==> run A <==
// i16_biquad
module i16_biquad(
    input CLK, RST,
    input unsigned [15:0] A,
    output signed [15:0] B,
    input signed [15:0] b_0,
    input signed [15:0] b_1,
    input signed [15:0] b_2,
    input signed [15:0] a_1,
    input signed [15:0] a_2
);
Settings: LEC_CHECK=0, CAP_MARGIN=0, CORE_MARGIN=2, CORE_UTILIZATION=65, CTS_CLUSTER_DIAMETER=240, CTS_CLUSTER_SIZE=97, PLACE_DENSITY=0.38, SLEW_MARGIN=20, TNS_END_PERCENT=35; clock period 12.5 ns.
run.sh (not shown) runs the stock make flow with config.mk's settings and CLKGATE_MAP_FILE=.
==> run P (differences from run A) <==
ABC_AREA = 0   (was unset)
CAP_MARGIN = 20   (was 0)
CORE_UTILIZATION = 55   (was 65)
CTS_CLUSTER_DIAMETER = 227   (was 240)
CTS_CLUSTER_SIZE = 100   (was 97)
PLACE_DENSITY = unset   (was 0.38)
PLACE_DENSITY_LB_ADDON = 0.3   (was unset)
SLEW_MARGIN = 10   (was 20)
==> flow/constraint.sdc (replaced) <==
create_clock -name core_clock -period 16.0 [get_ports {CLK}]
set_input_delay 3.2000 -clock core_clock [delete_from_list [all_inputs] [get_ports {CLK}]]
set_output_delay 3.2000 -clock core_clock [all_outputs]
set_load 0.01 [all_outputs]
==> run F (differences from run A) <==
CAP_MARGIN = 20   (was 0)
CORE_UTILIZATION = 28   (was 65)
CTS_CLUSTER_DIAMETER = unset   (was 240)
CTS_CLUSTER_SIZE = unset   (was 97)
PLACE_DENSITY = unset   (was 0.38)
TNS_END_PERCENT = unset   (was 35)
==> flow/constraint.sdc (replaced) <==
create_clock -name core_clock -period 17.1 [get_ports {CLK}]
set_input_delay 3.4200 -clock core_clock [delete_from_list [all_inputs] [get_ports {CLK}]]
set_output_delay 3.4200 -clock core_clock [all_outputs]
set_load 0.01 [all_outputs]
==> comparison <==
Run A reached the layout checks and failed them: setup timing. Run P went through all stages and came out clean. Run F finished clean. In synthesized area, run P and run A do not differ. Clock skew, highest first: run F, run A, run P. Of run A and run F, run A has the higher critical path depth (gap 2). Count of clock-buffer cells in the layout: run P > run F > run A. Setup slack: run F is higher than run P (140 ps). Register-to-register slack: run F > run P > run A. Via count, lowest first: run F, run P, run A.

* * *

==> build 83: inputs <==
==> flow/design.v <==
module i16_mul(
    input signed [15:0] A,
    input signed [15:0] B,
    output signed [31:0] P
);
assign P = A * B;
endmodule
module i18_mul(
    input signed [17:0] A,
    input signed [15:0] B_coef,
    output signed [33:0] P
);
assign P = A * B_coef;
endmodule
module i36_acc(
    input signed [33:0] A,
    input signed [31:0] B,
    input signed [35:0] _Z,
    output signed [35:0] S
);
wire signed [35:0] A_ext = {{2{A[33]}}, A};
wire signed [35:0] B_ext = {{4{B[31]}}, B};
assign S = A_ext + B_ext + _Z;
endmodule
module i36_delay(
    input CLK,
    input RST,
    input signed [35:0] STORE,
    output reg signed [35:0] READ
);
always @ (posedge CLK, negedge RST) begin
    if (!RST) begin
        READ <= 0;
    end else begin
        READ <= STORE;
    end
end
endmodule
module i36_trunc(
    input signed [35:0] A,
    output reg signed [15:0] B_sat,
    output reg signed [17:0] B
);
wire signed [35:0] shifted_inter = (A >>> 14);
wire signed [21:0] shifted = shifted_inter[21:0];
always @(*) begin
    B = $signed(shifted[17:0]);
    if (shifted > 22'sd32767) B_sat = 16'sd32767;
    else if (shifted < -22'sd32768) B_sat = -16'sd32768;
    else B_sat = $signed(shifted[15:0]);
end
endmodule
module i16_biquad(
    input CLK, RST,
    input unsigned [15:0] A,
    output signed [15:0] B,
    input signed [15:0] b_0,
    input signed [15:0] b_1,
    input signed [15:0] b_2,
    input signed [15:0] a_1,
    input signed [15:0] a_2
);
wire signed [17:0] feedback;
wire signed [31:0] P_b0;
wire signed [31:0] P_b1;
wire signed [31:0] P_b2;
wire signed [33:0] P_a1;
wire signed [33:0] P_a2;
wire signed [35:0] S_0;
wire signed [35:0] S_1;
wire signed [35:0] S_2;
wire signed [35:0] Z_0;
wire signed [35:0] Z_1;
i16_mul mul_b0(
    .A(A),
    .B(b_0),
    .P(P_b0)
);
i16_mul mul_b1(
    .A(A),
    .B(b_1),
    .P(P_b1)
);
i16_mul mul_b2(
    .A(A),
    .B(b_2),
    .P(P_b2)
);
i18_mul mul_a1(
    .A(feedback),
    .B_coef(a_1),
    .P(P_a1)
);
i18_mul mul_a2(
    .A(feedback),
    .B_coef(a_2),
    .P(P_a2)
);
i36_acc ACC_0(
    .A(P_a2),
    .B(P_b2),
    ._Z(36'sd0),
    .S(S_0)
);
i36_acc ACC_1(
    .A(P_a1),
    .B(P_b1),
    ._Z(Z_0),
    .S(S_1)
);
i36_acc ACC_2(
    .A(34'sd0),
    .B(P_b0),
    ._Z(Z_1),
    .S(S_2)
);
i36_delay DELAY_0(
    .CLK(CLK),
    .RST(RST),
    .STORE(S_0),
    .READ(Z_0)
);
i36_delay DELAY_1(
    .CLK(CLK),
    .RST(RST),
    .STORE(S_1),
    .READ(Z_1)
);
i36_trunc OUT(
    .A(S_2),
    .B(feedback),
    .B_sat(B)
);
endmodule
==> flow/run.sh <==
#!/bin/bash
# the make line also repeats each setting of config.mk as NAME=value (left out here)
make -C /OpenROAD-flow-scripts/flow DESIGN_CONFIG=/design/flow/config.mk WORK_HOME=/design/flow/orfs CLKGATE_MAP_FILE= finish
==> flow/config.mk <==
export PLATFORM = sky130hd
export DESIGN_NAME = i16_biquad
export DESIGN_NICKNAME = i16_biquad
export VERILOG_FILES = /design/flow/design.v
export SDC_FILE = /design/flow/constraint.sdc
export NUM_CORES = 4
export LEC_CHECK = 0
export ABC_AREA = 1
export CAP_MARGIN = 0
export CORE_MARGIN = 2
export CORE_UTILIZATION = 57
export CTS_CLUSTER_DIAMETER = 240
export CTS_CLUSTER_SIZE = 97
export PLACE_DENSITY = 0.38
export SLEW_MARGIN = 20
export TNS_END_PERCENT = 35
==> flow/constraint.sdc <==
create_clock -name core_clock -period 7.11 [get_ports {CLK}]
set_input_delay 1.4220 -clock core_clock [delete_from_list [all_inputs] [get_ports {CLK}]]
set_output_delay 1.4220 -clock core_clock [all_outputs]
set_load 0.01 [all_outputs]
==> trial 39 (differences from build 83) <==
==> flow/config.mk (replaced) <==
export PLATFORM = sky130hd
export DESIGN_NAME = i16_biquad
export DESIGN_NICKNAME = i16_biquad
export VERILOG_FILES = /design/flow/design.v
export SDC_FILE = /design/flow/constraint.sdc
export NUM_CORES = 4
export LEC_CHECK = 0
export ABC_AREA = 1
export CAP_MARGIN = 20
export CORE_MARGIN = 2
export CORE_UTILIZATION = 72
export CTS_CLUSTER_DIAMETER = 242
export CTS_CLUSTER_SIZE = 99
export PLACE_DENSITY = 0.41
export SETUP_SLACK_MARGIN = 2.66
export SLEW_MARGIN = 20
export TNS_END_PERCENT = 10
==> flow/constraint.sdc (replaced) <==
create_clock -name core_clock -period 9.14 [get_ports {CLK}]
set_input_delay 1.8280 -clock core_clock [delete_from_list [all_inputs] [get_ports {CLK}]]
set_output_delay 1.8280 -clock core_clock [all_outputs]
set_load 0.01 [all_outputs]
==> build 73 (differences from build 83) <==
==> flow/config.mk (replaced) <==
export PLATFORM = sky130hd
export DESIGN_NAME = i16_biquad
export DESIGN_NICKNAME = i16_biquad
export VERILOG_FILES = /design/flow/design.v
export SDC_FILE = /design/flow/constraint.sdc
export NUM_CORES = 4
export LEC_CHECK = 0
export CAP_MARGIN = 20
export CORE_MARGIN = 2
export CORE_UTILIZATION = 65
export CTS_CLUSTER_DIAMETER = 27
export SLEW_MARGIN = 20
==> flow/constraint.sdc (replaced) <==
create_clock -name core_clock -period 16.0 [get_ports {CLK}]
set_input_delay 3.2000 -clock core_clock [delete_from_list [all_inputs] [get_ports {CLK}]]
set_output_delay 3.2000 -clock core_clock [all_outputs]
set_load 0.01 [all_outputs]
==> results <==
                                                                      build 73                    trial 39                    build 83
Result of the run                                               finished clean  complete, but fails checks  complete, but fails checks
Violated checks                                                              -        negative setup slack        negative setup slack
Area of the synthesized netlist per yosys stat                    0.0575 sq mm                0.0585 sq mm                0.0585 sq mm
Proportion of cell area spent on the clock network                      0.463%                      0.389%                      0.445%
Launching instance or port of the critical path                         b_0[8]                       A[15]                       A[15]
Max transition margin                                                    25.9%                       43.9%                       40.9%
GR met1 Demand/Resource                                                  48.1%                       53.7%                       48.5%
Synth Instances                                                           6004                        6842                        6842
Avg Cell Area, Syn                                                  9.57 sq um                  8.55 sq um                  8.55 sq um
Seq share, synth                                                         3.09%                       3.04%                       3.04%
Number of standard cells in the final layout excluding fillers            7539                        8587                        9136
Tool warnings                                                               33                          35                          35
Total routed wire length on the met1 layer                       58900 microns               59700 microns               72400 microns
Final period util                                                        97.7%                        145%                        175%
Final-layout non-clock buffer area share                                 7.97%                       11.7%                       14.5%
Number of combinational gates with multiple inputs                        3878                        4199                        4199
Number of cells on the worst reg-to-reg path                                45                          45                          44
Cell area after placement                                         0.0627 sq mm                0.0663 sq mm                0.0683 sq mm
Total nets after synthesis                                                8133                        8971                        8971
Pin count of the biggest net entering global routing                        38                          51                          48
Top cell type's share of synthesized area                                56.8%                       55.7%                       55.7%
Met3 demand-to-capacity share in global routing                          6.08%                       16.1%                       7.59%
Routed WL                                                       153000 microns              195000 microns              191000 microns
Endpoint arrival time on the critical path                            15.92 ns                    13.49 ns                    12.73 ns
Grt met2 use                                                             60.3%                       77.4%                       61.5%
